$ cat flow/run.sh
#!/bin/bash
# the make line also repeats each setting of config.mk as NAME=value (left out here)
make -C /OpenROAD-flow-scripts/flow DESIGN_CONFIG=/design/flow/config.mk WORK_HOME=/design/flow/orfs CLKGATE_MAP_FILE= finish
$ cat flow/config.mk
export PLATFORM = sky130hd
export DESIGN_NAME = ntt_bfu
export DESIGN_NICKNAME = ntt_bfu
export VERILOG_FILES = /design/flow/design.v
export SDC_FILE = /design/flow/constraint.sdc
export NUM_CORES = 4
export LEC_CHECK = 0
export ABC_AREA = 1
export CAP_MARGIN = 20
export CORE_MARGIN = 2
export CORE_UTILIZATION = 72
export CTS_CLUSTER_DIAMETER = 372
export CTS_CLUSTER_SIZE = 95
export PLACE_DENSITY = 0.42
export SLEW_MARGIN = 20
$ cat flow/constraint.sdc
create_clock -name core_clock -period 3.63 [get_ports {clk}]
set_input_delay 0.7260 -clock core_clock [delete_from_list [all_inputs] [get_ports {clk}]]
set_output_delay 0.7260 -clock core_clock [all_outputs]
set_load 0.01 [all_outputs]
$ cat flow/design.v
module	DFF(
	clk,
	rstn,
	D,
	Q
);
parameter	datawidth=14;
input	wire	clk;
input	wire	rstn;
input	wire[datawidth-1:0]	D;
output	reg[datawidth-1:0]	Q;
always@(posedge clk or negedge rstn)
begin
	if(~rstn)	Q<='d0;
	else	Q<=D;
end
endmodule
module posedge_detection (
   input  clk,
   input  rstn,
   input  in,
   output out
);
reg r_data_in0;
reg r_data_in1;
assign out = ~r_data_in0 & r_data_in1;
always@(posedge clk or negedge rstn)
begin
	if (!rstn)
	begin
		r_data_in0 <= 0;
		r_data_in1 <= 0;
	end
	else
	begin
		r_data_in0 <= r_data_in1;
		r_data_in1 <= in;
	end
end
endmodule
module shift_9 #(parameter data_width = 14)(
    input [data_width-1:0] din,
	input rstn,clk,
	output wire [data_width-1:0] dout
	);
	reg [data_width-1:0] t0,t1,t2,t3,t4,t5,t6;
	reg [data_width-1:0] t7,t8;
	always@(posedge clk or negedge rstn)
	begin
	  if(~rstn) begin
	    t0 <= 0; t1 <= 0; t2 <= 0; t3 <= 0; t4 <= 0;
	    t5 <= 0; t6 <= 0; t7 <= 0; t8 <= 0;end
	  else begin
	    t0 <= din;
	    t1 <= t0; t2 <= t1; t3 <= t2; t4 <= t3;
	    t5 <= t4; t6 <= t5; t7 <= t6; t8 <= t7;
	  end
	end
	assign dout = t8;
endmodule
module mod_add(
	in1,
	in2,
	_p,
	out
);
input	wire	[14-1:0]	in1;
input	wire	[14-1:0]	in2;
input	wire	[14-1:0]	_p;
output	wire	[14-1:0]	out;
wire	[14:0]	s1;
assign 	s1={1'b0,in1}+{1'b0,in2};
wire	[14:0]	s2;
assign	s2=s1+{1'b0,_p};
assign	out=s2[14]?s2[0+:14]:s1[0+:14];
endmodule
module mod_sub(
	in1,
	in2,
	p,
	out
);
input	wire	[14-1:0]	in1;
input	wire	[14-1:0]	in2;
input	wire	[14-1:0]	p;
output	wire	[14-1:0]	out;
wire	[14:0]	s1;
assign	s1={1'b0,in1}-{1'b0,in2};
wire	[14:0]	s2;
assign	s2={1'b0,p}+s1;
assign	out=s1[14]?s2[0+:14]:s1[0+:14];
endmodule
module old_km(
	input	clk,
	input	rstn,
	input	[14-1:0]in1,
	input	[14-1:0]in2,
	output	[14-1:0]out_L,
	output	[14-1:0]out_H
);
wire	[14/2-1:0]	in1_H;
wire	[14/2-1:0]	in1_L;
assign	in1_H = in1[14/2+:14/2];
assign	in1_L = in1[0+:14/2];
wire	[14/2-1:0]	in2_H;
wire	[14/2-1:0]	in2_L;
assign	in2_H = in2[14/2+:14/2];
assign	in2_L = in2[0+:14/2];
wire	[14-1:0]	p0_D;	 
wire	[14-1:0]	p1_D;	 
wire	[14-1:0]	p0_Q;	 
wire	[14-1:0]	p1_Q;	 
assign	p0_D=in1_L*in2_L;
assign	p1_D=in1_H*in2_H;
DFF #(.datawidth(14)) dff_p0(.clk(clk), .rstn(rstn), .D(p0_D), .Q(p0_Q));
DFF #(.datawidth(14)) dff_p1(.clk(clk), .rstn(rstn), .D(p1_D), .Q(p1_Q));
wire	[2*14-1:0]	p01_D;	 
wire	[2*14-1:0]	p01_Q;	 
assign	p01_D=(in1_L+in1_H)*(in2_L+in2_H);
DFF #(.datawidth(2*14)) dff_p01(.clk(clk), .rstn(rstn), .D(p01_D), .Q(p01_Q));
wire	[2*14-1:0]	s1_D;	 
wire	[2*14-1:0]	s2_D;	 
wire	[2*14-1:0]	s1_Q;	 
wire	[2*14-1:0]	s2_Q;	 
wire	[2*14-1:0]	out;
assign	s1_D={p1_Q,p0_Q};
assign	s2_D=(p01_Q+(~p1_Q+1'b1)+(~p0_Q+1'b1))<<(14/2);
DFF #(.datawidth(2*14)) dff_s1(.clk(clk), .rstn(rstn), .D(s1_D), .Q(s1_Q));
DFF #(.datawidth(2*14)) dff_s2(.clk(clk), .rstn(rstn), .D(s2_D), .Q(s2_Q));
assign	out=s1_Q+s2_Q;
assign	out_L=out[0+:14];
assign	out_H=out[14+:14];
endmodule
module km_mm(
	input	clk,
	input	rstn,
	input	[14-1:0]in1,
	input	[14-1:0]in2,
	input	[14-1:0]mu,
	input	[14-1:0]p,
	input	[14-1:0]_p,
	output	[14-1:0]out
);
wire	[14-1:0]	mu_Q;
wire	[14-1:0]	mu_QQ;
DFF #(.datawidth(14)) dff_mu1(.clk(clk), .rstn(rstn), .D(mu), .Q(mu_Q));
DFF #(.datawidth(14)) dff_mu2(.clk(clk), .rstn(rstn), .D(mu_Q), .Q(mu_QQ));
wire	[14-1:0]	p_Q;
wire	[14-1:0]	p_QQ;
wire	[14-1:0]	p_QQQ;
wire	[14-1:0]	p_QQQQ;
DFF #(.datawidth(14)) dff_p1(.clk(clk), .rstn(rstn), .D(p), .Q(p_Q));
DFF #(.datawidth(14)) dff_p2(.clk(clk), .rstn(rstn), .D(p_Q), .Q(p_QQ));
DFF #(.datawidth(14)) dff_p3(.clk(clk), .rstn(rstn), .D(p_QQ), .Q(p_QQQ));
DFF #(.datawidth(14)) dff_p4(.clk(clk), .rstn(rstn), .D(p_QQQ), .Q(p_QQQQ));
wire	[14-1:0]	_p_Q;
wire	[14-1:0]	_p_QQ;
wire	[14-1:0]	_p_QQQ;
wire	[14-1:0]	_p_QQQQ;
wire	[14-1:0]	_p_QQQQQ;
wire	[14-1:0]	_p_QQQQQQ;
DFF #(.datawidth(14)) dff__p1(.clk(clk), .rstn(rstn), .D(_p), .Q(_p_Q));
DFF #(.datawidth(14)) dff__p2(.clk(clk), .rstn(rstn), .D(_p_Q), .Q(_p_QQ));
DFF #(.datawidth(14)) dff__p3(.clk(clk), .rstn(rstn), .D(_p_QQ), .Q(_p_QQQ));
DFF #(.datawidth(14)) dff__p4(.clk(clk), .rstn(rstn), .D(_p_QQQ), .Q(_p_QQQQ));
DFF #(.datawidth(14)) dff__p5(.clk(clk), .rstn(rstn), .D(_p_QQQQ), .Q(_p_QQQQQ));
DFF #(.datawidth(14)) dff__p6(.clk(clk), .rstn(rstn), .D(_p_QQQQQ), .Q(_p_QQQQQQ));
wire	[14-1:0]	T_L;
wire	[14-1:0]	T_H_D;
wire	[14-1:0]	T_H_Q;
wire	[14-1:0]	T_H_QQ;
wire	[14-1:0]	T_H_QQQ;
wire	[14-1:0]	T_H_QQQQ;
DFF #(.datawidth(14)) dff_T_H1(.clk(clk), .rstn(rstn), .D(T_H_D), .Q(T_H_Q));
DFF #(.datawidth(14)) dff_T_H2(.clk(clk), .rstn(rstn), .D(T_H_Q), .Q(T_H_QQ));
DFF #(.datawidth(14)) dff_T_H3(.clk(clk), .rstn(rstn), .D(T_H_QQ), .Q(T_H_QQQ));
DFF #(.datawidth(14)) dff_T_H4(.clk(clk), .rstn(rstn), .D(T_H_QQQ), .Q(T_H_QQQQ));
wire	[14-1:0]	c;
wire	[14-1:0]	tmp;
wire	carry_D;
wire	carry_Q;
wire	carry_QQ;
wire	carry_QQQ;
wire	carry_QQQQ;
assign	carry_D=(|T_L);
DFF #(.datawidth(14)) dff_carry1(.clk(clk), .rstn(rstn), .D(carry_D), .Q(carry_Q));
DFF #(.datawidth(14)) dff_carry2(.clk(clk), .rstn(rstn), .D(carry_Q), .Q(carry_QQ));
DFF #(.datawidth(14)) dff_carry3(.clk(clk), .rstn(rstn), .D(carry_QQ), .Q(carry_QQQ));DFF #(.datawidth(14)) dff_carry4(.clk(clk), .rstn(rstn), .D(carry_QQQ), .Q(carry_QQQQ));
old_km old_km1(
	.clk(clk),
	.rstn(rstn),
	.in1(in1),
	.in2(in2),
	.out_L(T_L),
	.out_H(T_H_D)
);
old_km old_km2(
	.clk(clk),
	.rstn(rstn),
	.in1(T_L),
	.in2(mu_QQ),
	.out_L(c),
	.out_H()
);
old_km old_km3(
	.clk(clk),
	.rstn(rstn),
	.in1(c),
	.in2(p_QQQQ),
	.out_L(),
	.out_H(tmp)
);
mod_add ma(
	.in1(T_H_QQQQ+carry_QQQQ),
	.in2(tmp),
	._p(_p_QQQQQQ),
	.out(out)
);
endmodule
module bfu_v1(	
    input	clk,
	input	rstn,
	input	[14-1:0]in1,
	input	[14-1:0]in2,
	input	[14-1:0]gamma,	 
	input	op,
	input	[14-1:0]p,
	input	[14-1:0]_p,
	input	[14-1:0]mu,		 
	output	[14-1:0]out1,
	output	[14-1:0]out2
);
wire    [14-1:0]mux_mm1_in1_D;
wire    [14-1:0]mux_mm1_in1_Q;
wire    [14-1:0]mm1_out_D;
wire    [14-1:0]mm1_out_Q;
wire    [14-1:0]ms1_out;
assign  mux_mm1_in1_D = op?ms1_out:in2;
DFF #(.datawidth(14)) dff_muxmm1in1_1(.clk(clk), .rstn(rstn), .D(mux_mm1_in1_D), .Q(mux_mm1_in1_Q));
wire    [14-1:0]gamma_Q;
DFF #(.datawidth(14)) dff_gamma_1(.clk(clk), .rstn(rstn), .D(gamma), .Q(gamma_Q));
km_mm	mm1(.clk(clk), .rstn(rstn), .in1(mux_mm1_in1_Q), .in2(gamma_Q), .mu(mu), .p(p), ._p(_p), .out(mm1_out_D));
DFF #(.datawidth(14)) dff_mm1out_1(.clk(clk), .rstn(rstn), .D(mm1_out_D), .Q(mm1_out_Q));
wire    [14-1:0]in1_Q;
wire    [14-1:0]in1_QQ;
wire    [14-1:0]in1_QQQ;
wire    [14-1:0]in1_QQQQ;
wire    [14-1:0]in1_QQQQQ;
wire    [14-1:0]in1_QQQQQQ;
wire    [14-1:0]in1_QQQQQQQ;
wire    [14-1:0]in1_QQQQQQQQ;
DFF #(.datawidth(14)) dff_in1_1(.clk(clk), .rstn(rstn), .D(in1),            .Q(in1_Q));
DFF #(.datawidth(14)) dff_in1_2(.clk(clk), .rstn(rstn), .D(in1_Q),          .Q(in1_QQ));
DFF #(.datawidth(14)) dff_in1_3(.clk(clk), .rstn(rstn), .D(in1_QQ),         .Q(in1_QQQ));
DFF #(.datawidth(14)) dff_in1_4(.clk(clk), .rstn(rstn), .D(in1_QQQ),        .Q(in1_QQQQ));
DFF #(.datawidth(14)) dff_in1_5(.clk(clk), .rstn(rstn), .D(in1_QQQQ),       .Q(in1_QQQQQ));
DFF #(.datawidth(14)) dff_in1_6(.clk(clk), .rstn(rstn), .D(in1_QQQQQ),      .Q(in1_QQQQQQ));
DFF #(.datawidth(14)) dff_in1_7(.clk(clk), .rstn(rstn), .D(in1_QQQQQQ),     .Q(in1_QQQQQQQ));
DFF #(.datawidth(14)) dff_in1_8(.clk(clk), .rstn(rstn), .D(in1_QQQQQQQ),    .Q(in1_QQQQQQQQ));
wire    [14-1:0]in2_Q;
wire    [14-1:0]in2_QQ;
wire    [14-1:0]in2_QQQ;
wire    [14-1:0]in2_QQQQ;
wire    [14-1:0]in2_QQQQQ;
wire    [14-1:0]in2_QQQQQQ;
wire    [14-1:0]in2_QQQQQQQ;
wire    [14-1:0]in2_QQQQQQQQ;
DFF #(.datawidth(14)) dff_in2_1(.clk(clk), .rstn(rstn), .D(in2),            .Q(in2_Q));
DFF #(.datawidth(14)) dff_in2_2(.clk(clk), .rstn(rstn), .D(in2_Q),          .Q(in2_QQ));
DFF #(.datawidth(14)) dff_in2_3(.clk(clk), .rstn(rstn), .D(in2_QQ),         .Q(in2_QQQ));
DFF #(.datawidth(14)) dff_in2_4(.clk(clk), .rstn(rstn), .D(in2_QQQ),        .Q(in2_QQQQ));
DFF #(.datawidth(14)) dff_in2_5(.clk(clk), .rstn(rstn), .D(in2_QQQQ),       .Q(in2_QQQQQ));
DFF #(.datawidth(14)) dff_in2_6(.clk(clk), .rstn(rstn), .D(in2_QQQQQ),      .Q(in2_QQQQQQ));
DFF #(.datawidth(14)) dff_in2_7(.clk(clk), .rstn(rstn), .D(in2_QQQQQQ),     .Q(in2_QQQQQQQ));
DFF #(.datawidth(14)) dff_in2_8(.clk(clk), .rstn(rstn), .D(in2_QQQQQQQ),    .Q(in2_QQQQQQQQ));
wire    [14-1:0]mux_ma1_in2;
wire    [14-1:0]ma1_out;
assign  mux_ma1_in2 = op?in2_QQQQQQQQ:mm1_out_Q;
mod_add ma1(.in1(in1_QQQQQQQQ), .in2(mux_ma1_in2), ._p(_p), .out(ma1_out));
wire    [14-1:0]mux_ms1_in1;
wire    [14-1:0]mux_ms1_in2;
assign  mux_ms1_in1 = op?in2:in1_QQQQQQQQ;
assign  mux_ms1_in2 = op?in1:mm1_out_Q;
mod_sub ms1(.in1(mux_ms1_in1), .in2(mux_ms1_in2), .p(p), .out(ms1_out));
assign  out1 = ma1_out;
assign  out2 = op?mm1_out_Q:ms1_out;
endmodule
module ntt_bfu
(
    input                   clk,
    input                   rstn,
    input  [14-1:0] in1,
    input  [14-1:0] in2,
    input  [14-1:0] gamma,
    input                   op,
    output [14-1:0] out1,
    output [14-1:0] out2
);
bfu_v1 bfu1(.clk(clk), .rstn(rstn), .in1(in1), .in2(in2),
            .gamma(gamma), .op(op), .p('d12289), ._p('d1073729535), .mu('d922759167),
            .out1(out1), .out2(out2));
endmodule
==> flow_summary.json, run 1 <==
{
  "asyncSetResetFlopFracSynth_pct": 100,
  "num_rows": 76,
  "top_cells_by_count": "sky130_fd_sc_hd__nand2_1 (677), sky130_fd_sc_hd__inv_1 (569), sky130_fd_sc_hd__dfrtp_1 (528)",
  "post_synth.cell_area_avg_sq_um": 9.57,
  "error": "[ERROR GRT-0232] Routing congestion too high. Check the congestion heatmap in the GUI.",
  "netlist-cell-type-count": 49,
  "dominantRegCellSynth": "sky130_fd_sc_hd__dfrtp_1",
  "numCtsBuffers": 9,
  "die-width_microns": 213,
  "outcome": "aborted with a tool error",
  "failing_step": "5_1_grt",
  "placement.io_buffers": 72,
  "synth.comb.largest_family": "adder cells",
  "synth.yosys.chip_area_sq_um": 31400,
  "yosys_cells": 3278,
  "gp_congestion": 0.966,
  "synth.yosys.seq_area_share_pct": 42.1,
  "postSynthNetCount": 3852,
  "half_perimeter_wire_length_after_placement_microns": 67600,
  "synth-adder-area-share_pct": 24.6,
  "synthesis.area_sq_um": 31400,
  "groute.usage.overall_pct": 76.0,
  "synth_flop_count": 528,
  "cts-root-to-sink-buffers": 3,
  "clock_tree.root_cell": "sky130_fd_sc_hd__clkbuf_16",
  "mux_area_share_pct": 0.0319,
  "edf_count": 0,
  "post_synth_and_or_nand_nor_area_fraction_pct": 14.4,
  "synth_largest_type_area_fraction_pct": 42.1,
  "placement.setup.worst_slack_ns": -1.67,
  "io_pins": 73,
  "synth.top_cells.by_area": "sky130_fd_sc_hd__dfrtp_1 (42%), sky130_fd_sc_hd__ha_1 (15%), sky130_fd_sc_hd__fa_1 (9.4%)",
  "die_height_microns": 213,
  "synth-compound-area-share_pct": 6.03,
  "synthesis.yosys.warnings": 10,
  "synth_top_cell_by_count": "sky130_fd_sc_hd__nand2_1",
  "post_synth_inst_count": 3278,
  "grt_remaining_overflow": 168,
  "clock_h_tree_levels": 1,
  "post_dp_cell_area_sq_um": 37500,
  "synth-xor-area-share_pct": 5.56,
  "synth.largest_area_cell": "sky130_fd_sc_hd__dfrtp_1",
  "floorplan.initialDensity_pct": 72.9,
  "cts_sinks": 528,
  "floorplan.core_area_sq_um": 43100,
  "die_area_sq_um": 45300
}
==> metrics by stage <==
step                hold slack, ns  instances  util (%)
detailed placement           0.335       4421      87.0
CTS                          0.118       4559      94.6
global placement             0.331       4421      87.0
floorplan                    0.331       3278         -
==> per-layer routing <==
layer  GRT overflow  GRT usage (%)
met1              1           75.2
met2             92           93.6
met3              4           58.8
met4             70           80.9
met5              1           18.8
==> repair_timing <==
action,4_1_cts
pin swaps,271
setup buffers,141
gates cloned,3
hold buffers,0
endpoints found under the setup margin,91
resized,607
==> run 2, diff against run 1 <==
- CTS_CLUSTER_SIZE: 95 -> unset
- clock period: 3.63 -> 3.56 ns (I/O delays scaled with it)
==> flow_summary.json, run 2 <==
{
  "postSynthNetCount": 3852,
  "die-width_microns": 213,
  "placement.io_buffers": 72,
  "netlist-cell-type-count": 49,
  "post_synth_and_or_nand_nor_area_fraction_pct": 14.4,
  "synth_top_cell_by_count": "sky130_fd_sc_hd__nand2_1",
  "edf_count": 0,
  "dominantRegCellSynth": "sky130_fd_sc_hd__dfrtp_1",
  "io_pins": 73,
  "die_area_sq_um": 45300,
  "dpl.cell_count": 4423,
  "outcome": "aborted with a tool error",
  "floorplan.initialDensity_pct": 72.9,
  "floorplan.core_area_sq_um": 43100,
  "num_rows": 76,
  "synth.top_cells.by_area": "sky130_fd_sc_hd__dfrtp_1 (42%), sky130_fd_sc_hd__ha_1 (15%), sky130_fd_sc_hd__fa_1 (9.4%)",
  "error": "[ERROR DPL-0038] Utilization greater than 100%, impossible to legalize",
  "mux_area_share_pct": 0.0319,
  "synth_largest_type_area_fraction_pct": 42.1,
  "synth_flop_count": 528,
  "die_height_microns": 213,
  "failing_step": "4_1_cts",
  "yosys_cells": 3278,
  "synth.yosys.seq_area_share_pct": 42.1,
  "synth-adder-area-share_pct": 24.6,
  "half_perimeter_wire_length_after_placement_microns": 71000,
  "post_synth_inst_count": 3278,
  "synth.largest_area_cell": "sky130_fd_sc_hd__dfrtp_1",
  "gp_congestion": 0.932,
  "post_synth.cell_area_avg_sq_um": 9.57,
  "synth-compound-area-share_pct": 6.03,
  "synth.yosys.chip_area_sq_um": 31400,
  "synthesis.area_sq_um": 31400,
  "synth.comb.largest_family": "adder cells",
  "placement.setup.worst_slack_ns": -1.75,
  "synthesis.yosys.warnings": 10,
  "asyncSetResetFlopFracSynth_pct": 100,
  "synth-xor-area-share_pct": 5.56,
  "top_cells_by_count": "sky130_fd_sc_hd__nand2_1 (677), sky130_fd_sc_hd__inv_1 (569), sky130_fd_sc_hd__dfrtp_1 (528)"
}
## run 2: stage by stage
| stage | cell area, sq um | util, % |
|---|---|---|
| 2_1_floorplan | 32400 | - |
| 3_3_place_gp | 37600 | 87.2 |
| 3_5_place_dp | 37600 | 87.2 |
==> run 3, diff against run 2 <==
- CAP_MARGIN: 20 -> 0
- CELL_PAD_IN_SITES_DETAIL_PLACEMENT: unset -> 0
- CTS_CLUSTER_DIAMETER: 372 -> 48
- GPL_TIMING_DRIVEN: unset -> 1
- HOLD_SLACK_MARGIN: unset -> -0.05
- MAX_ROUTING_LAYER: unset -> met4
- PLACE_DENSITY: 0.42 -> 0.65
- SETUP_SLACK_MARGIN: unset -> 1.11
- TNS_END_PERCENT: unset -> 40
- clock period: 3.56 -> 3.79 ns (I/O delays scaled with it)
==> flow_summary.json, run 3 <==
{
  "synthesis.area_sq_um": 31400,
  "edf_count": 0,
  "die_height_microns": 213,
  "synth-xor-area-share_pct": 5.56,
  "synth.yosys.seq_area_share_pct": 42.1,
  "synth_top_cell_by_count": "sky130_fd_sc_hd__nand2_1",
  "half_perimeter_wire_length_after_placement_microns": 68100,
  "outcome": "aborted with a tool error",
  "failing_step": "4_1_cts",
  "die_area_sq_um": 45300,
  "dpl.cell_count": 4384,
  "io_pins": 73,
  "synth-adder-area-share_pct": 24.6,
  "post_synth.cell_area_avg_sq_um": 9.57,
  "gp_congestion": 0.967,
  "synth.comb.largest_family": "adder cells",
  "post_synth_and_or_nand_nor_area_fraction_pct": 14.4,
  "synth_largest_type_area_fraction_pct": 42.1,
  "die-width_microns": 213,
  "floorplan.initialDensity_pct": 72.9,
  "synthesis.yosys.warnings": 10,
  "num_rows": 76,
  "asyncSetResetFlopFracSynth_pct": 100,
  "synth.top_cells.by_area": "sky130_fd_sc_hd__dfrtp_1 (42%), sky130_fd_sc_hd__ha_1 (15%), sky130_fd_sc_hd__fa_1 (9.4%)",
  "placement.io_buffers": 72,
  "mux_area_share_pct": 0.0319,
  "post_synth_inst_count": 3278,
  "dominantRegCellSynth": "sky130_fd_sc_hd__dfrtp_1",
  "post_dp_cell_area_sq_um": 37200,
  "top_cells_by_count": "sky130_fd_sc_hd__nand2_1 (677), sky130_fd_sc_hd__inv_1 (569), sky130_fd_sc_hd__dfrtp_1 (528)",
  "netlist-cell-type-count": 49,
  "synth.largest_area_cell": "sky130_fd_sc_hd__dfrtp_1",
  "synth_flop_count": 528,
  "yosys_cells": 3278,
  "synth.yosys.chip_area_sq_um": 31400,
  "postSynthNetCount": 3852,
  "floorplan.core_area_sq_um": 43100,
  "synth-compound-area-share_pct": 6.03,
  "error": "[ERROR DPL-0033] detailed placement checks failed during check placement."
}
==> run 3: per-stage QoR <==
step                hold slack [ns]  worst slack [ns]
detailed placement            0.335             -1.44
global placement              0.332             -1.38
floorplan                     0.331             -1.29
==> run 4, diff against run 3 <==
- CAP_MARGIN: 0 -> 20
- CELL_PAD_IN_SITES_DETAIL_PLACEMENT: 0 -> unset
- CTS_CLUSTER_DIAMETER: 48 -> unset
- GPL_TIMING_DRIVEN: 1 -> unset
- HOLD_SLACK_MARGIN: -0.05 -> unset
- MAX_ROUTING_LAYER: met4 -> unset
- PLACE_DENSITY: 0.65 -> 0.42
- SETUP_SLACK_MARGIN: 1.11 -> unset
- TNS_END_PERCENT: 40 -> unset
- clock period: 3.79 -> 6.48 ns (I/O delays scaled with it)
==> flow_summary.json, run 4 <==
{
  "outcome": "complete, no violations",
  "critical_path.max_fanout": 75,
  "slew_viol_final": 0,
  "clock_h_tree_levels": 2,
  "synthesis.yosys.warnings": 10,
  "yosys_cells": 3278,
  "placement.io_buffers": 72,
  "cts.reportedPaths.clkPinSlew_ns": 0.07,
  "crit-reg2reg-capture": "bfu1.mm1.old_km1.dff_p01.Q[14]$_DFF_PN0_",
  "flow.area_growth_from_synthesis_pct": 10.8,
  "synthesis.area_sq_um": 31400,
  "die-width_microns": 213,
  "synth.top_cells.by_area": "sky130_fd_sc_hd__dfrtp_1 (42%), sky130_fd_sc_hd__ha_1 (15%), sky130_fd_sc_hd__fa_1 (9.4%)",
  "synth-xor-area-share_pct": 5.56,
  "r2r_setup_slack_ns": 0.49,
  "setup_total_negative_slack_ns": 0,
  "period_used_pct": 95.1,
  "io_pins": 73,
  "numCtsBuffers": 53,
  "crit_path_start": "op",
  "worstSetupPathDepth": 19,
  "number_of_drc_markers_in_iteration_0": 1770,
  "post_synth.cell_area_avg_sq_um": 9.57,
  "min_path_cells": 0,
  "regToRegStartpoint": "bfu1.dff_muxmm1in1_1.Q[0]$_DFF_PN0_",
  "finalClockSkew_ns": 0.0158,
  "postSynthNetCount": 3852,
  "worst_path_most_repeated_cell": "sky130_fd_sc_hd__nand2_1",
  "critical_path_class": "in -> out",
  "vias_in_the_first_global_route": 23900,
  "post_synth_and_or_nand_nor_area_fraction_pct": 14.4,
  "mux_area_share_pct": 0.0319,
  "largest_net_degree_at_the_start_of_global_routing": 161,
  "n_antenna_cell": 0,
  "synth_flop_count": 528,
  "synth_largest_type_area_fraction_pct": 42.1,
  "worst_slew_pin_slew_ns": 0.897,
  "setup.worst_path.start_class": "primary input",
  "critical_path.slowest_cell": "sky130_fd_sc_hd__clkdlybuf4s50_1",
  "synth.yosys.seq_area_share_pct": 42.1,
  "antenna_violating_nets_post_route": 0,
  "groute.usage.overall_pct": 34.4,
  "die_area_sq_um": 45300,
  "layout_min_cycle_time_ns": 6.16,
  "hp-start": "bfu1.dff_in1_7.Q[4]$_DFF_PN0_",
  "synth_top_cell_by_count": "sky130_fd_sc_hd__nand2_1",
  "half_perimeter_wire_length_after_placement_microns": 53700,
  "hold-path-endpoint": "bfu1.dff_in1_8.Q[4]$_DFF_PN0_",
  "fin_util_pct": 80.7,
  "netlist-cell-type-count": 49,
  "tool_warnings": 47,
  "top_cells_by_count": "sky130_fd_sc_hd__nand2_1 (677), sky130_fd_sc_hd__inv_1 (569), sky130_fd_sc_hd__dfrtp_1 (528)",
  "floorplan.core_area_sq_um": 43100,
  "synth-compound-area-share_pct": 6.03,
  "clock.fmax_mhz": 162,
  "crit_chain": "buf_2, buf_12, nand2_1, nand2_1, ha_1, fa_1, nand3_1, nand2_1, nand3_1, nand3_1, nand2_1, nand2_1, nand2_1, o21bai_4, nand3_2, nand2_4, nand2_1, nand2_1, clkdlybuf4s50_1",
  "finalSetupViolCount": 0,
  "cp-endpoint": "out1[12]",
  "num_rows": 76,
  "maxSlewHeadroom_pct": 39.7,
  "capturing_element_type_of_the_critical_path": "primary output",
  "grt_first_pass_wirelength_microns": 121000,
  "die_height_microns": 213,
  "synth-adder-area-share_pct": 24.6,
  "maxCapViolations": 0,
  "insertion_delay_ns": 0.61,
  "avgViaCountPerCell": 5.63,
  "post_synth_inst_count": 3278,
  "cts-root-to-sink-buffers": 3,
  "edf_count": 0,
  "synth.largest_area_cell": "sky130_fd_sc_hd__dfrtp_1",
  "synth.comb.largest_family": "adder cells",
  "worstPathRequired_ns": 5.18,
  "path_delay_family": "simple AND/OR/NAND/NOR gates",
  "final_hold_viol_count": 0,
  "final_wl_microns": 73900,
  "dominantRegCellSynth": "sky130_fd_sc_hd__dfrtp_1",
  "clock_tree.root_cell": "sky130_fd_sc_hd__clkbuf_16",
  "tritoncts": "built",
  "critical-path-max-stage-delay_ns": 0.54,
  "routed-via-count": 22600,
  "detail_route.drc_violations": 0,
  "timing.hold.worst.class": "reg -> reg",
  "floorplan.initialDensity_pct": 72.9,
  "num-nets-final": 3963,
  "number_of_cells_traversed_by_the_worst_register_to_register_path": 25,
  "grt_setup_unrepaired": "no",
  "cts_sinks": 528,
  "initial_antenna_violation_count": 0,
  "path_buffers": 3,
  "wl_per_cell_microns": 18.4,
  "grt_remaining_overflow": 0,
  "gp_congestion": 0.953,
  "cp_data_arrival_time_ns": 4.87,
  "detail_route.first_pass.iterations": 8,
  "synth.yosys.chip_area_sq_um": 31400,
  "asyncSetResetFlopFracSynth_pct": 100
}
## run 4: metrics by stage
stage	hold slack, ns	instance area, sq um	worst slack [ns]	cells
floorplan	0.331	31400	0.943	3278
global placement	0.332	32800	0.484	3919
detailed placement	0.335	32800	0.369	3919
CTS	0.345	34700	0.268	4017
global route	0.351	34800	0.0371	4017
finish	0.343	34800	0.316	4017
## run 4: layout make-up
class / instances / area, sq um
fill: 2619 / 8310
inverter: 571 / 2150
sequential: 528 / 13200
clock inverter: 24 / 323
tap: 585 / 732
multi-input combinational: 2151 / 15900
clock buffer: 74 / 1580
timing repair buffer: 84 / 863
## run 4: metal layers
layer	track usage [%]	share of wire, %	routed length [microns]	vias up
met5	0	0	0	-
met4	15.6	4.5	3320	0
met3	4.68	5.4	4000	226
met2	58.5	49	36300	847
met1	44.2	41	30200	11000
li1	-	-	-	10500
## run 4: timing repair
item | 4_1_cts | 5_1_grt
setup buffers | 0 | 0
hold buffers | 0 | 0
hold endpoints to repair | 0 | 0
endpoints found under the setup margin | 0 | 4
resized | 0 | 9
==> run 5, diff against run 4 <==
- ABC_AREA: 1 -> unset
- CELL_PAD_IN_SITES_GLOBAL_PLACEMENT: unset -> 2
- CORE_ASPECT_RATIO: unset -> 0.71
- CORE_UTILIZATION: 72 -> 40
- PLACE_DENSITY: 0.42 -> 0.6
- TNS_END_PERCENT: unset -> 75
- clock period: 6.48 -> 6.5 ns (I/O delays scaled with it)
==> flow_summary.json, run 5 <==
{
  "number_of_drc_markers_in_iteration_0": 991,
  "flow.area_growth_from_synthesis_pct": 16.2,
  "die_height_microns": 236,
  "critical_path.slowest_cell": "sky130_fd_sc_hd__clkdlybuf4s50_1",
  "path_buffers": 4,
  "topRoutingLayerUsed": "met4",
  "antenna_violating_nets_post_route": 0,
  "grt_first_pass_wirelength_microns": 110000,
  "netlist-cell-type-count": 66,
  "floorplan.initialDensity_pct": 40.2,
  "timing.hold.worst.class": "reg -> reg",
  "capturing_element_type_of_the_critical_path": "primary output",
  "grt_remaining_overflow": 0,
  "cp-endpoint": "out2[12]",
  "critical_path.max_fanout": 3,
  "setup.worst_path.start_class": "primary input",
  "final_wl_microns": 69000,
  "finalSetupViolCount": 0,
  "synth_flop_count": 528,
  "outcome": "complete, no violations",
  "period_used_pct": 98.1,
  "clock_h_tree_levels": 2,
  "fin_util_pct": 46.8,
  "synth.largest_area_cell": "sky130_fd_sc_hd__dfrtp_1",
  "routed-via-count": 18900,
  "final_hold_viol_count": 0,
  "clock_tree.root_cell": "sky130_fd_sc_hd__clkbuf_16",
  "maxCapViolations": 0,
  "path_delay_family": "buffers and inverters",
  "die-width_microns": 331,
  "hold-path-endpoint": "bfu1.dff_in2_3.Q[12]$_DFF_PN0_",
  "mux_area_share_pct": 2.31,
  "synth-adder-area-share_pct": 25.5,
  "floorplan.core_area_sq_um": 75400,
  "insertion_delay_ns": 0.62,
  "asyncSetResetFlopFracSynth_pct": 100,
  "postSynthNetCount": 3255,
  "num_rows": 85,
  "met3RoutedLength_microns": 1940,
  "final.hold.worst_slack_ns": 0.333,
  "crit_path_start": "in1[0]",
  "routedLengthMet1_microns": 38700,
  "post_synth_and_or_nand_nor_area_fraction_pct": 8.77,
  "tool_warnings": 52,
  "detail_route.drc_violations": 0,
  "layout_min_cycle_time_ns": 6.37,
  "synth.yosys.seq_area_share_pct": 43.5,
  "synthesis.area_sq_um": 30300,
  "crit-reg2reg-capture": "bfu1.mm1.old_km1.dff_p01.Q[15]$_DFF_PN0_",
  "maxSlewHeadroom_pct": 37.7,
  "num-nets-final": 3481,
  "synth-xor-area-share_pct": 6.63,
  "worstSetupPathDepth": 17,
  "initial_antenna_violation_count": 4,
  "gp_congestion": 0.836,
  "setup_total_negative_slack_ns": 0,
  "cts_sinks": 528,
  "avgViaCountPerCell": 4.78,
  "cts-root-to-sink-buffers": 3,
  "cp_data_arrival_time_ns": 5.07,
  "wl_per_cell_microns": 17.5,
  "placement.io_buffers": 72,
  "yosys_cells": 2681,
  "synth.top_cells.by_area": "sky130_fd_sc_hd__dfrtp_1 (44%), sky130_fd_sc_hd__ha_1 (16%), sky130_fd_sc_hd__fa_1 (9.8%)",
  "tritoncts": "built",
  "detail_route.first_pass.iterations": 4,
  "synth_largest_type_area_fraction_pct": 43.5,
  "die_area_sq_um": 78100,
  "post_dp_cell_area_sq_um": 33200,
  "synthesis.yosys.warnings": 10,
  "worstPathRequired_ns": 5.20,
  "groute.usage.overall_pct": 18.3,
  "synth.yosys.chip_area_sq_um": 30300,
  "numCtsBuffers": 53,
  "edf_count": 0,
  "hp-start": "bfu1.dff_in2_2.Q[12]$_DFF_PN0_",
  "synth-compound-area-share_pct": 8.57,
  "synth_top_cell_by_count": "sky130_fd_sc_hd__dfrtp_1",
  "half_perimeter_wire_length_after_placement_microns": 55000,
  "number_of_cells_traversed_by_the_worst_register_to_register_path": 27,
  "min_path_cells": 0,
  "critical-path-max-stage-delay_ns": 0.55,
  "dominantRegCellSynth": "sky130_fd_sc_hd__dfrtp_1",
  "crit_chain": "clkdlybuf4s50_1, nand2_1, nand2_1, ha_2, inv_1, fa_2, a21o_1, nand4_1, buf_4, nand3b_1, a211o_1, a221oi_2, nand3_2, o31ai_2, xnor2_1, mux2i_1, clkdlybuf4s50_1",
  "top_cells_by_count": "sky130_fd_sc_hd__dfrtp_1 (528), sky130_fd_sc_hd__ha_1 (381), sky130_fd_sc_hd__inv_1 (349)",
  "clock.fmax_mhz": 157,
  "met2_length_microns": 27400,
  "worst_slew_pin_slew_ns": 0.935,
  "io_pins": 73,
  "largest_net_degree_at_the_start_of_global_routing": 170,
  "finalClockSkew_ns": 0.0279,
  "post_synth.cell_area_avg_sq_um": 11.3,
  "vias_in_the_first_global_route": 19400,
  "slew_viol_final": 0,
  "synth.comb.largest_family": "adder cells",
  "r2r_setup_slack_ns": 0.36,
  "cts.reportedPaths.clkPinSlew_ns": 0.07,
  "finished_layout_cell_area_sq_um": 35300,
  "critical_path_class": "in -> out",
  "post_synth_inst_count": 2681,
  "regToRegStartpoint": "bfu1.dff_gamma_1.Q[7]$_DFF_PN0_"
}
## run 5: per-layer routing
| layer | vias to the layer above | track usage [%] |
|---|---|---|
| met1 | 9280 | 30.4 |
| met2 | 207 | 24.9 |
| met5 | - | 0 |
| li1 | 9336 | - |
| met3 | 68 | 2.26 |
| met4 | 0 | 3.77 |
## run 5: final cells by class
cell class              instances  area (sq um)
diodes                          1          2.50
clock buffers                  64          1450
clock inverters                36           412
fillers                      6986         40200
inverters                     349          1310
multi-input cells            1779         15900
flip-flops and latches        528         13200
well taps                    1000          1250
repair buffers                196          1750
## run 5: timing repair
item	CTS	global route
setup endpoints to repair	13	25
pin swaps	2	13
buffers inserted	1	3
gates resized	12	37
hold buffers	0	0
## run 5: stage by stage
stage               std cells  setup slack [ns]
floorplan                2681             0.231
global placement         3848            -0.206
detailed placement       3848            -0.228
CTS                      3949          0.000793
global route             3952          -0.00260
finish                   3953             0.125
==> run 6, diff against run 5 <==
- CAP_MARGIN: 20 -> 5
- CELL_PAD_IN_SITES_GLOBAL_PLACEMENT: 2 -> unset
- CORE_ASPECT_RATIO: 0.71 -> unset
- CORE_UTILIZATION: 40 -> 72
- CTS_CLUSTER_DIAMETER: unset -> 139
- TNS_END_PERCENT: 75 -> unset
- clock period: 6.5 -> 5.59 ns (I/O delays scaled with it)
==> flow_summary.json, run 6 <==
{
  "number_of_cells_traversed_by_the_worst_register_to_register_path": 25,
  "grt_first_pass_wirelength_microns": 119000,
  "grt_setup_unrepaired": "yes",
  "synth_top_cell_by_count": "sky130_fd_sc_hd__dfrtp_1",
  "wl_per_cell_microns": 22.0,
  "timing.hold.worst.class": "reg -> reg",
  "hp-start": "bfu1.mm1.dff__p5.Q[0]$_DFF_PN0_",
  "setup.worst_path.start_class": "primary input",
  "maxSlewHeadroom_pct": 27.0,
  "synth.comb.largest_family": "adder cells",
  "regToRegStartpoint": "bfu1.dff_gamma_1.Q[1]$_DFF_PN0_",
  "cp-endpoint": "out1[9]",
  "antenna_violating_nets_post_route": 0,
  "critical_path_class": "in -> out",
  "clock_tree.root_cell": "sky130_fd_sc_hd__clkbuf_16",
  "finalSetupViolCount": 23,
  "layout_min_cycle_time_ns": 6.40,
  "die_height_microns": 209,
  "synth_flop_count": 528,
  "routed-via-count": 21600,
  "dominantRegCellSynth": "sky130_fd_sc_hd__dfrtp_1",
  "finalWorstSetupSlack_ns": -0.808,
  "edf_count": 0,
  "post_synth_inst_count": 2681,
  "cts.reportedPaths.clkPinSlew_ns": 0.07,
  "finished_layout_cell_area_sq_um": 36700,
  "maxCapViolations": 0,
  "top_cells_by_count": "sky130_fd_sc_hd__dfrtp_1 (528), sky130_fd_sc_hd__ha_1 (381), sky130_fd_sc_hd__inv_1 (349)",
  "initial_antenna_violation_count": 2,
  "critical_path.slowest_cell": "sky130_fd_sc_hd__xor2_2",
  "asyncSetResetFlopFracSynth_pct": 100,
  "slew_viol_final": 0,
  "avgViaCountPerCell": 5.95,
  "gp_congestion": 0.929,
  "crit_path_start": "op",
  "postSynthNetCount": 3255,
  "mux_area_share_pct": 2.31,
  "synthesis.yosys.warnings": 10,
  "hold-path-endpoint": "bfu1.mm1.dff__p6.Q[0]$_DFF_PN0_",
  "cts_sinks": 528,
  "min_path_cells": 0,
  "number_of_drc_markers_in_iteration_0": 1774,
  "die-width_microns": 209,
  "critical_path.max_fanout": 7,
  "synth-adder-area-share_pct": 25.5,
  "half_perimeter_wire_length_after_placement_microns": 50600,
  "clock.fmax_mhz": 156,
  "synth.largest_area_cell": "sky130_fd_sc_hd__dfrtp_1",
  "final_hold_viol_count": 0,
  "path_buffers": 7,
  "synth.yosys.seq_area_share_pct": 43.5,
  "synth.yosys.chip_area_sq_um": 30300,
  "flow.area_growth_from_synthesis_pct": 20.9,
  "worstPathRequired_ns": 4.47,
  "worstSetupPathDepth": 18,
  "path_delay_family": "AND-OR/OR-AND gates",
  "largest_net_degree_at_the_start_of_global_routing": 134,
  "detail_route.drc_violations": 0,
  "period_used_pct": 114,
  "tritoncts": "built",
  "capturing_element_type_of_the_critical_path": "primary output",
  "n_antenna_cell": 0,
  "netlist-cell-type-count": 66,
  "post_synth.cell_area_avg_sq_um": 11.3,
  "vias_in_the_first_global_route": 22900,
  "final_wl_microns": 79600,
  "synth.top_cells.by_area": "sky130_fd_sc_hd__dfrtp_1 (44%), sky130_fd_sc_hd__ha_1 (16%), sky130_fd_sc_hd__fa_1 (9.8%)",
  "r2r_setup_slack_ns": -0.22,
  "synth-compound-area-share_pct": 8.57,
  "numCtsBuffers": 52,
  "groute.usage.overall_pct": 35.1,
  "dpl.cell_count": 3468,
  "finalClockSkew_ns": 0.0282,
  "yosys_cells": 2681,
  "placement.io_buffers": 72,
  "synth_largest_type_area_fraction_pct": 43.5,
  "fin_cells": 3627,
  "floorplan.initialDensity_pct": 72.7,
  "insertion_delay_ns": 0.62,
  "die_area_sq_um": 43800,
  "grt_remaining_overflow": 0,
  "synth-xor-area-share_pct": 6.63,
  "num-nets-final": 3618,
  "critical-path-max-stage-delay_ns": 0.47,
  "outcome": "failed layout checks",
  "io_pins": 73,
  "num_rows": 75,
  "worst_path_most_repeated_cell": "sky130_fd_sc_hd__buf_6",
  "fin_util_pct": 87.9,
  "synthesis.area_sq_um": 30300,
  "cp_data_arrival_time_ns": 5.28,
  "layout.failed_checks": "negative setup slack",
  "detail_route.first_pass.iterations": 6,
  "crit-reg2reg-capture": "bfu1.mm1.old_km1.dff_p01.Q[14]$_DFF_PN0_",
  "crit_chain": "buf_12, buf_6, buf_8, mux2_4, ha_4, buf_6, a211oi_4, o21ai_2, a41oi_2, xor2_2, o2111ai_2, o311ai_4, xor2_2, buf_6, buf_6, nor3_4, xor2_2, buf_2",
  "setup_total_negative_slack_ns": -4.85,
  "worst_slew_pin_slew_ns": 1.09,
  "clock_h_tree_levels": 2,
  "floorplan.core_area_sq_um": 41800,
  "post_synth_and_or_nand_nor_area_fraction_pct": 8.77,
  "tool_warnings": 51,
  "post_dp_cell_area_sq_um": 33300,
  "cts-root-to-sink-buffers": 3
}
==> run 6: final cells by class <==
type	count	area, sq um
multi-input combinational	1779	16700
sequential	528	13200
fill	1915	5060
timing repair buffer	334	2820
clock buffer	66	1450
inverter	349	1310
tap	539	674
clock inverter	32	510
==> run 6: per-stage QoR <==
step | hold WS, ns | setup slack [ns]
5_1_grt | 0.340 | -1.14
2_1_floorplan | 0.331 | 0.00722
3_3_place_gp | 0.331 | -0.809
4_1_cts | 0.327 | -0.227
6_report | 0.319 | -0.808
3_5_place_dp | 0.335 | -0.878
==> run 6: layer usage <==
layer	part of all wire, %	wire length, microns	track usage, %
met1	38	30300	43.7
met2	50	39500	61.0
met3	6.4	5120	4.77
met4	5.9	4690	17.0
met5	0.038	30	0
==> run 6: timing repair <==
action,4_1_cts,5_1_grt
cloned,2,0
resized,181,155
hold buffers,0,0
endpoints found under the setup margin,32,37
pin swaps,64,83
setup buffers,47,20
==> run 7, diff against run 6 <==
- CAP_MARGIN: 5 -> 20
- CORE_UTILIZATION: 72 -> 40
- CTS_CLUSTER_DIAMETER: 139 -> unset
- clock period: 5.59 -> 5.92 ns (I/O delays scaled with it)
==> flow_summary.json, run 7 <==
{
  "outcome": "complete, no violations",
  "detail_route.first_pass.iterations": 5,
  "placement.io_buffers": 72,
  "clock.fmax_mhz": 171,
  "worst_path_most_repeated_cell": "sky130_fd_sc_hd__xor2_2",
  "largest_net_degree_at_the_start_of_global_routing": 130,
  "synth-compound-area-share_pct": 8.57,
  "hp-start": "bfu1.dff_in1_6.Q[2]$_DFF_PN0_",
  "clock_h_tree_levels": 2,
  "grt_first_pass_wirelength_microns": 108000,
  "crit-reg2reg-capture": "bfu1.mm1.old_km1.dff_p01.Q[14]$_DFF_PN0_",
  "critical_path.slowest_cell": "sky130_fd_sc_hd__or4_1",
  "synth_top_cell_by_count": "sky130_fd_sc_hd__dfrtp_1",
  "io_pins": 73,
  "final_hold_viol_count": 0,
  "finished_layout_cell_area_sq_um": 35900,
  "dominantRegCellSynth": "sky130_fd_sc_hd__dfrtp_1",
  "floorplan.core_area_sq_um": 74800,
  "maxCapViolations": 0,
  "antenna_violating_nets_post_route": 0,
  "cts-root-to-sink-buffers": 3,
  "setup.worst_path.start_class": "primary input",
  "timing.hold.worst.class": "reg -> reg",
  "avgViaCountPerCell": 4.92,
  "period_used_pct": 98.9,
  "num_rows": 100,
  "number_of_drc_markers_in_iteration_0": 988,
  "netlist-cell-type-count": 66,
  "min_path_cells": 0,
  "hold-path-endpoint": "bfu1.dff_in1_7.Q[2]$_DFF_PN0_",
  "initial_antenna_violation_count": 2,
  "grt_setup_unrepaired": "yes",
  "gp_congestion": 0.916,
  "groute.usage.overall_pct": 17.3,
  "critical-path-max-stage-delay_ns": 0.42,
  "vias_in_the_first_global_route": 20800,
  "n_antenna_cell": 0,
  "yosys_cells": 2681,
  "wl_per_cell_microns": 16.5,
  "insertion_delay_ns": 0.60,
  "num-nets-final": 3536,
  "mux_area_share_pct": 2.31,
  "tool_warnings": 47,
  "crit_chain": "buf_12, nand2b_4, nand2_1, ha_1, fa_2, a211oi_2, o21ai_2, a221o_1, a21o_1, xor2_2, o311ai_4, xor2_2, buf_4, or4_1, xor2_1, clkdlybuf4s15_2",
  "die_height_microns": 279,
  "critical_path.max_fanout": 16,
  "synth_largest_type_area_fraction_pct": 43.5,
  "detail_route.drc_violations": 0,
  "path_delay_family": "AND-OR/OR-AND gates",
  "clock_tree.root_cell": "sky130_fd_sc_hd__clkbuf_16",
  "cts.reportedPaths.clkPinSlew_ns": 0.06,
  "post_synth.cell_area_avg_sq_um": 11.3,
  "capturing_element_type_of_the_critical_path": "primary output",
  "globalRoute.busiestLayer": "met2",
  "worstSetupPathDepth": 16,
  "crit_path_start": "op",
  "fillerInstances": 6697,
  "synthesis.yosys.warnings": 10,
  "synth.yosys.seq_area_share_pct": 43.5,
  "post_synth_inst_count": 2681,
  "r2r_setup_slack_ns": 0.21,
  "finalClockSkew_ns": 0.0231,
  "die_area_sq_um": 78100,
  "grt.met3_usage_pct": 2.03,
  "slew_viol_final": 0,
  "post_dp_cell_area_sq_um": 33400,
  "tritoncts": "built",
  "path_buffers": 3,
  "post_synth_and_or_nand_nor_area_fraction_pct": 8.77,
  "groute.layer.met1.usage_pct": 22.2,
  "die-width_microns": 279,
  "edf_count": 0,
  "cts_sinks": 528,
  "synth-xor-area-share_pct": 6.63,
  "synth.top_cells.by_area": "sky130_fd_sc_hd__dfrtp_1 (44%), sky130_fd_sc_hd__ha_1 (16%), sky130_fd_sc_hd__fa_1 (9.8%)",
  "synth.comb.largest_family": "adder cells",
  "numCtsBuffers": 54,
  "number_of_cells_traversed_by_the_worst_register_to_register_path": 23,
  "synthesis.area_sq_um": 30300,
  "synth_flop_count": 528,
  "groute.layer.met2.usage_pct": 30.7,
  "cp_data_arrival_time_ns": 4.67,
  "postSynthNetCount": 3255,
  "synth.largest_area_cell": "sky130_fd_sc_hd__dfrtp_1",
  "synth.yosys.chip_area_sq_um": 30300,
  "asyncSetResetFlopFracSynth_pct": 100,
  "flow.area_growth_from_synthesis_pct": 18.3,
  "worst_slew_pin_slew_ns": 0.785,
  "hold_fix_buffers_at_cts": 0,
  "half_perimeter_wire_length_after_placement_microns": 52000,
  "final_wl_microns": 65500,
  "grt_remaining_overflow": 0,
  "top_cells_by_count": "sky130_fd_sc_hd__dfrtp_1 (528), sky130_fd_sc_hd__ha_1 (381), sky130_fd_sc_hd__inv_1 (349)",
  "final.hold.worst_slack_ns": 0.339,
  "finalSetupViolCount": 0,
  "worstPathRequired_ns": 4.74,
  "layout_min_cycle_time_ns": 5.85,
  "floorplan.initialDensity_pct": 40.6,
  "routed-via-count": 19500,
  "synth-adder-area-share_pct": 25.5,
  "regToRegStartpoint": "bfu1.dff_gamma_1.Q[0]$_DFF_PN0_",
  "cp-endpoint": "out1[10]",
  "critical_path_class": "in -> out",
  "maxSlewHeadroom_pct": 47.7
}
run 7: per-stage QoR:
step	std cells	setup TNS [ns]	utilization, %	setup WS (ns)
2_1_floorplan	2681	0	-	0.00188
3_3_place_gp	3861	-5.35	44.7	-0.400
3_5_place_dp	3861	-8.13	44.7	-0.546
4_1_cts	3967	0	47.5	0.00100
5_1_grt	3973	-0.235	48.0	-0.0843
6_report	3973	0	48.0	0.0654
run 7: final cells by class:
| class | count | area, sq um | area share (%) |
|---|---|---|---|
| repair buffers | 250 | 2150 | 5.99 |
| clock inverters | 25 | 347 | 0.966 |
| clock buffers | 73 | 1540 | 4.30 |
| well taps | 969 | 1210 | 3.38 |
| inverters | 349 | 1310 | 3.65 |
| flip-flops and latches | 528 | 13200 | 36.8 |
| multi-input cells | 1779 | 16100 | 44.9 |
run 7: metal layers:
layer	share of wire, %	up-vias
met2	50	278
met1	44	9726
li1	-	9429
met4	3.0	0
met3	2.7	113
met5	0	-
run 7: what timing repair did:
| action | in CTS | in global routing |
|---|---|---|
| buffers inserted | 8 | 5 |
| resized | 66 | 76 |
| pin swaps | 23 | 46 |
| setup endpoints to repair | 32 | 28 |
==> run 8, diff against run 7 <==
- ABC_AREA: unset -> 1
- CORE_ASPECT_RATIO: unset -> 0.5
- CORE_UTILIZATION: 40 -> 72
- CTS_CLUSTER_DIAMETER: unset -> 400
- CTS_CLUSTER_SIZE: unset -> 98
- PLACE_DENSITY: 0.6 -> 0.42
- SETUP_SLACK_MARGIN: unset -> -0.31
- clock period: 5.92 -> 3.69 ns (I/O delays scaled with it)
==> flow_summary.json, run 8 <==
{
  "io_pins": 73,
  "clock_tree.root_cell": "sky130_fd_sc_hd__clkbuf_16",
  "error": "[ERROR GRT-0232] Routing congestion too high. Check the congestion heatmap in the GUI.",
  "die-width_microns": 299,
  "die_area_sq_um": 45400,
  "asyncSetResetFlopFracSynth_pct": 100,
  "synth.top_cells.by_area": "sky130_fd_sc_hd__dfrtp_1 (42%), sky130_fd_sc_hd__ha_1 (15%), sky130_fd_sc_hd__fa_1 (9.4%)",
  "synth_top_cell_by_count": "sky130_fd_sc_hd__nand2_1",
  "half_perimeter_wire_length_after_placement_microns": 65600,
  "edf_count": 0,
  "failing_step": "5_1_grt",
  "synth.largest_area_cell": "sky130_fd_sc_hd__dfrtp_1",
  "synth-adder-area-share_pct": 24.6,
  "die_height_microns": 152,
  "synthesis.area_sq_um": 31400,
  "cts-root-to-sink-buffers": 3,
  "dominantRegCellSynth": "sky130_fd_sc_hd__dfrtp_1",
  "post_synth_and_or_nand_nor_area_fraction_pct": 14.4,
  "synth-xor-area-share_pct": 5.56,
  "synth.comb.largest_family": "adder cells",
  "grt_remaining_overflow": 190,
  "post_dp_cell_area_sq_um": 37100,
  "synthesis.yosys.warnings": 10,
  "placement.io_buffers": 72,
  "num_rows": 54,
  "mux_area_share_pct": 0.0319,
  "dpl.cell_count": 4415,
  "synth_flop_count": 528,
  "cts_sinks": 528,
  "synth_largest_type_area_fraction_pct": 42.1,
  "synth-compound-area-share_pct": 6.03,
  "floorplan.initialDensity_pct": 72.5,
  "top_cells_by_count": "sky130_fd_sc_hd__nand2_1 (677), sky130_fd_sc_hd__inv_1 (569), sky130_fd_sc_hd__dfrtp_1 (528)",
  "synth.yosys.chip_area_sq_um": 31400,
  "gp_congestion": 0.978,
  "post_synth.cell_area_avg_sq_um": 9.57,
  "clock_h_tree_levels": 1,
  "postSynthNetCount": 3852,
  "numCtsBuffers": 9,
  "post_synth_inst_count": 3278,
  "yosys_cells": 3278,
  "floorplan.core_area_sq_um": 43300,
  "synth.yosys.seq_area_share_pct": 42.1,
  "netlist-cell-type-count": 49,
  "outcome": "aborted with a tool error",
  "placement.setup.worst_slack_ns": -1.61,
  "groute.usage.overall_pct": 78.0
}
==> run 8: what timing repair did <==
| action | in CTS |
|---|---|
| setup endpoints to repair | 81 |
| gates cloned | 1 |
| pin swaps | 231 |
| gates resized | 525 |
| hold endpoints to repair | 0 |
| buffers inserted | 113 |
| hold buffers | 0 |
==> run 8: routing by layer <==
metal | track usage (%) | GRT overflow
met5 | 26.2 | 0
met3 | 62.5 | 10
met1 | 74.4 | 0
met2 | 96.6 | 88
met4 | 86.3 | 92
==> run 8: through the flow <==
| step | utilization, % | hold WS [ns] |
|---|---|---|
| CTS | 91.7 | 0.0832 |
| detailed placement | 85.6 | 0.335 |
| global placement | 85.6 | 0.331 |
| floorplan | - | 0.331 |
==> run 9, diff against run 8 <==
- CAP_MARGIN: 20 -> 10
- CORE_ASPECT_RATIO: 0.5 -> unset
- CTS_CLUSTER_DIAMETER: 400 -> 92
- CTS_CLUSTER_SIZE: 98 -> 34
- PLACE_DENSITY: 0.42 -> 0.6
- SETUP_SLACK_MARGIN: -0.31 -> 0.87
- clock period: 3.69 -> 3.56 ns (I/O delays scaled with it)
==> flow_summary.json, run 9 <==
{
  "synth_top_cell_by_count": "sky130_fd_sc_hd__nand2_1",
  "outcome": "aborted with a tool error",
  "die_height_microns": 213,
  "synth.largest_area_cell": "sky130_fd_sc_hd__dfrtp_1",
  "cts-root-to-sink-buffers": 3,
  "edf_count": 0,
  "postSynthNetCount": 3852,
  "top_cells_by_count": "sky130_fd_sc_hd__nand2_1 (677), sky130_fd_sc_hd__inv_1 (569), sky130_fd_sc_hd__dfrtp_1 (528)",
  "hold_fix_buffers_at_cts": 0,
  "cts_sinks": 528,
  "numCtsBuffers": 21,
  "synth.yosys.chip_area_sq_um": 31400,
  "post_synth_and_or_nand_nor_area_fraction_pct": 14.4,
  "die-width_microns": 213,
  "gp_congestion": 0.971,
  "post_dp_cell_area_sq_um": 37700,
  "synth.comb.largest_family": "adder cells",
  "post_synth_inst_count": 3278,
  "dominantRegCellSynth": "sky130_fd_sc_hd__dfrtp_1",
  "synth.yosys.seq_area_share_pct": 42.1,
  "synthesis.yosys.warnings": 10,
  "clock_tree.root_cell": "sky130_fd_sc_hd__clkbuf_16",
  "synth-adder-area-share_pct": 24.6,
  "synth-xor-area-share_pct": 5.56,
  "error": "[ERROR GRT-0116] Global routing finished with congestion. Check the congestion regions in the DRC Viewer.",
  "half_perimeter_wire_length_after_placement_microns": 69900,
  "yosys_cells": 3278,
  "grt_remaining_overflow": 182,
  "clock_h_tree_levels": 1,
  "floorplan.core_area_sq_um": 43100,
  "die_area_sq_um": 45300,
  "synth-compound-area-share_pct": 6.03,
  "groute.usage.overall_pct": 80.0,
  "synth_largest_type_area_fraction_pct": 42.1,
  "synthesis.area_sq_um": 31400,
  "mux_area_share_pct": 0.0319,
  "io_pins": 73,
  "asyncSetResetFlopFracSynth_pct": 100,
  "post_synth.cell_area_avg_sq_um": 9.57,
  "synth_flop_count": 528,
  "failing_step": "5_1_grt",
  "dpl.cell_count": 4394,
  "synth.top_cells.by_area": "sky130_fd_sc_hd__dfrtp_1 (42%), sky130_fd_sc_hd__ha_1 (15%), sky130_fd_sc_hd__fa_1 (9.4%)",
  "floorplan.initialDensity_pct": 72.9,
  "netlist-cell-type-count": 49,
  "num_rows": 76,
  "placement.io_buffers": 72
}
-- run 9: timing repair --
action / in CTS
gates resized: 582
cloned: 4
pin swaps: 218
buffers inserted: 146
setup endpoints to repair: 142
-- run 9: per-layer routing --
layer | track usage [%] | GRT overflow
met1 | 77.7 | 2
met4 | 79.3 | 75
met5 | 49.3 | 1
met3 | 69.3 | 7
met2 | 94.2 | 97
-- run 9: per-stage QoR --
| stage | setup TNS [ns] | worst slack, ns |
|---|---|---|
| 3_5_place_dp | -75.18 | -1.75 |
| 4_1_cts | -58.31 | -1.60 |
| 3_3_place_gp | -59.72 | -1.55 |
| 2_1_floorplan | -20.07 | -1.52 |
==> run 10, diff against run 9 <==
- ABC_AREA: 1 -> unset
- CAP_MARGIN: 10 -> 35
- CTS_CLUSTER_DIAMETER: 92 -> 40
- CTS_CLUSTER_SIZE: 34 -> 35
- HOLD_SLACK_MARGIN: unset -> -0.09
- PLACE_DENSITY: 0.6 -> 0.43
- SETUP_SLACK_MARGIN: 0.87 -> -0.41
- clock period: 3.56 -> 5.32 ns (I/O delays scaled with it)
==> flow_summary.json, run 10 <==
{
  "cts_sinks": 528,
  "timing.hold.worst.class": "reg -> reg",
  "top_cells_by_count": "sky130_fd_sc_hd__dfrtp_1 (528), sky130_fd_sc_hd__ha_1 (381), sky130_fd_sc_hd__inv_1 (349)",
  "largest_net_degree_at_the_start_of_global_routing": 151,
  "synth_top_cell_by_count": "sky130_fd_sc_hd__dfrtp_1",
  "insertion_delay_ns": 0.62,
  "maxCapViolations": 0,
  "routed-via-count": 21600,
  "worstPathRequired_ns": 4.26,
  "finalClockSkew_ns": 0.0228,
  "finalSetupViolCount": 36,
  "finished_layout_cell_area_sq_um": 36600,
  "floorplan.initialDensity_pct": 72.7,
  "hold-path-endpoint": "bfu1.dff_in1_3.Q[6]$_DFF_PN0_",
  "crit-reg2reg-capture": "bfu1.mm1.old_km1.dff_p01.Q[14]$_DFF_PN0_",
  "synth-adder-area-share_pct": 25.5,
  "clock_tree.root_cell": "sky130_fd_sc_hd__clkbuf_16",
  "layout.failed_checks": "negative setup slack",
  "post_dp_cell_area_sq_um": 33300,
  "synth-xor-area-share_pct": 6.63,
  "maxSlewHeadroom_pct": 42.8,
  "synth.largest_area_cell": "sky130_fd_sc_hd__dfrtp_1",
  "grt_setup_unrepaired": "yes",
  "cts.reportedPaths.clkPinSlew_ns": 0.07,
  "number_of_cells_traversed_by_the_worst_register_to_register_path": 23,
  "synth.yosys.seq_area_share_pct": 43.5,
  "worst_slew_pin_slew_ns": 0.858,
  "postSynthNetCount": 3255,
  "vias_in_the_first_global_route": 23300,
  "cts-root-to-sink-buffers": 3,
  "layout_min_cycle_time_ns": 6.10,
  "outcome": "failed layout checks",
  "initial_antenna_violation_count": 3,
  "setup.worst_path.start_class": "primary input",
  "num_rows": 75,
  "tool_warnings": 52,
  "capturing_element_type_of_the_critical_path": "primary output",
  "detail_route.first_pass.iterations": 6,
  "die-width_microns": 209,
  "critical_path.slowest_cell": "sky130_fd_sc_hd__a2111oi_4",
  "placement.io_buffers": 72,
  "antenna_violating_nets_post_route": 0,
  "numCtsBuffers": 69,
  "path_buffers": 6,
  "n_antenna_cell": 0,
  "tritoncts": "built",
  "r2r_setup_slack_ns": -0.45,
  "number_of_drc_markers_in_iteration_0": 1744,
  "cp-endpoint": "out1[7]",
  "min_path_cells": 0,
  "flow.area_growth_from_synthesis_pct": 20.7,
  "grt_remaining_overflow": 0,
  "synth.yosys.chip_area_sq_um": 30300,
  "edf_count": 0,
  "crit_chain": "buf_16, buf_4, nand2_1, o21ai_1, ha_1, and2_1, a2111oi_4, buf_4, o21ai_1, and3_1, o2111ai_4, o311ai_4, xor2_2, buf_6, buf_4, nor4_4, xnor2_1, clkbuf_2",
  "slew_viol_final": 0,
  "asyncSetResetFlopFracSynth_pct": 100,
  "detail_route.drc_violations": 0,
  "worst_path_most_repeated_cell": "sky130_fd_sc_hd__buf_4",
  "synth.comb.largest_family": "adder cells",
  "final_wl_microns": 77800,
  "netlist-cell-type-count": 66,
  "period_used_pct": 115,
  "io_pins": 73,
  "avgViaCountPerCell": 5.94,
  "half_perimeter_wire_length_after_placement_microns": 51000,
  "num-nets-final": 3614,
  "yosys_cells": 2681,
  "hp-start": "bfu1.dff_in1_2.Q[6]$_DFF_PN0_",
  "flop_area_sq_um": 13200,
  "finalWorstSetupSlack_ns": -0.775,
  "setup_total_negative_slack_ns": -15.00,
  "dominantRegCellSynth": "sky130_fd_sc_hd__dfrtp_1",
  "critical_path.max_fanout": 12,
  "die_height_microns": 209,
  "grt_first_pass_wirelength_microns": 123000,
  "critical_path_class": "in -> out",
  "crit_path_start": "op",
  "synth-compound-area-share_pct": 8.57,
  "synthesis.yosys.warnings": 10,
  "multi_input_comb_area_sq_um": 16300,
  "die_area_sq_um": 43800,
  "final_hold_viol_count": 0,
  "groute.usage.overall_pct": 36.2,
  "path_delay_family": "AND-OR/OR-AND gates",
  "regToRegStartpoint": "bfu1.dff_muxmm1in1_1.Q[0]$_DFF_PN0_",
  "critical-path-max-stage-delay_ns": 0.61,
  "clock.fmax_mhz": 164,
  "synthesis.area_sq_um": 30300,
  "wl_per_cell_microns": 21.4,
  "synth_flop_count": 528,
  "post_synth_inst_count": 2681,
  "floorplan.core_area_sq_um": 41800,
  "gp_congestion": 0.951,
  "synth_largest_type_area_fraction_pct": 43.5,
  "mux_area_share_pct": 2.31,
  "clock_h_tree_levels": 3,
  "cp_data_arrival_time_ns": 5.03,
  "post_synth.cell_area_avg_sq_um": 11.3,
  "fillerInstances": 1890,
  "synth.top_cells.by_area": "sky130_fd_sc_hd__dfrtp_1 (44%), sky130_fd_sc_hd__ha_1 (16%), sky130_fd_sc_hd__fa_1 (9.8%)",
  "post_synth_and_or_nand_nor_area_fraction_pct": 8.77,
  "worstSetupPathDepth": 18
}
[run 10: routing by layer]
layer / vias to the layer above / GRT usage (%) / share of wire (%)
met5: - / 0 / 0.051
met4: 6 / 17.0 / 5.4
met3: 318 / 6.33 / 6.0
met2: 827 / 62.1 / 50
met1: 10800 / 45.0 / 39
li1: 9646 / - / -
[run 10: layout make-up]
type                       instances  share of cell area (%)
sequential                       528                    36.1
clock inverter                    51                    1.97
tap                              539                    1.84
timing repair buffer             313                    7.16
clock buffer                      77                    4.93
inverter                         349                    3.58
multi-input combinational       1779                    44.4
[run 10: through the flow]
stage                     utilization [%]  hold slack (ns)  worst slack (ns)  std cells
final                                87.7            0.325            -0.775       3636
after global routing                 87.7            0.329            -0.784       3636
after CTS                            86.7            0.330            -0.451       3623
after detailed placement             79.6            0.335            -0.997       3476
after global placement               79.6            0.331             -1.03       3476
after floorplan                         -            0.331            -0.414       2681
[run 10: timing repair]
action                                 4_1_cts  5_1_grt
gates cloned                                 1        1
endpoints found under the hold margin        0        0
hold buffers                                 0        0
gates resized                               95       90
pin swaps                                   47       52
setup buffers                               19       18
setup endpoints to repair                   33       31
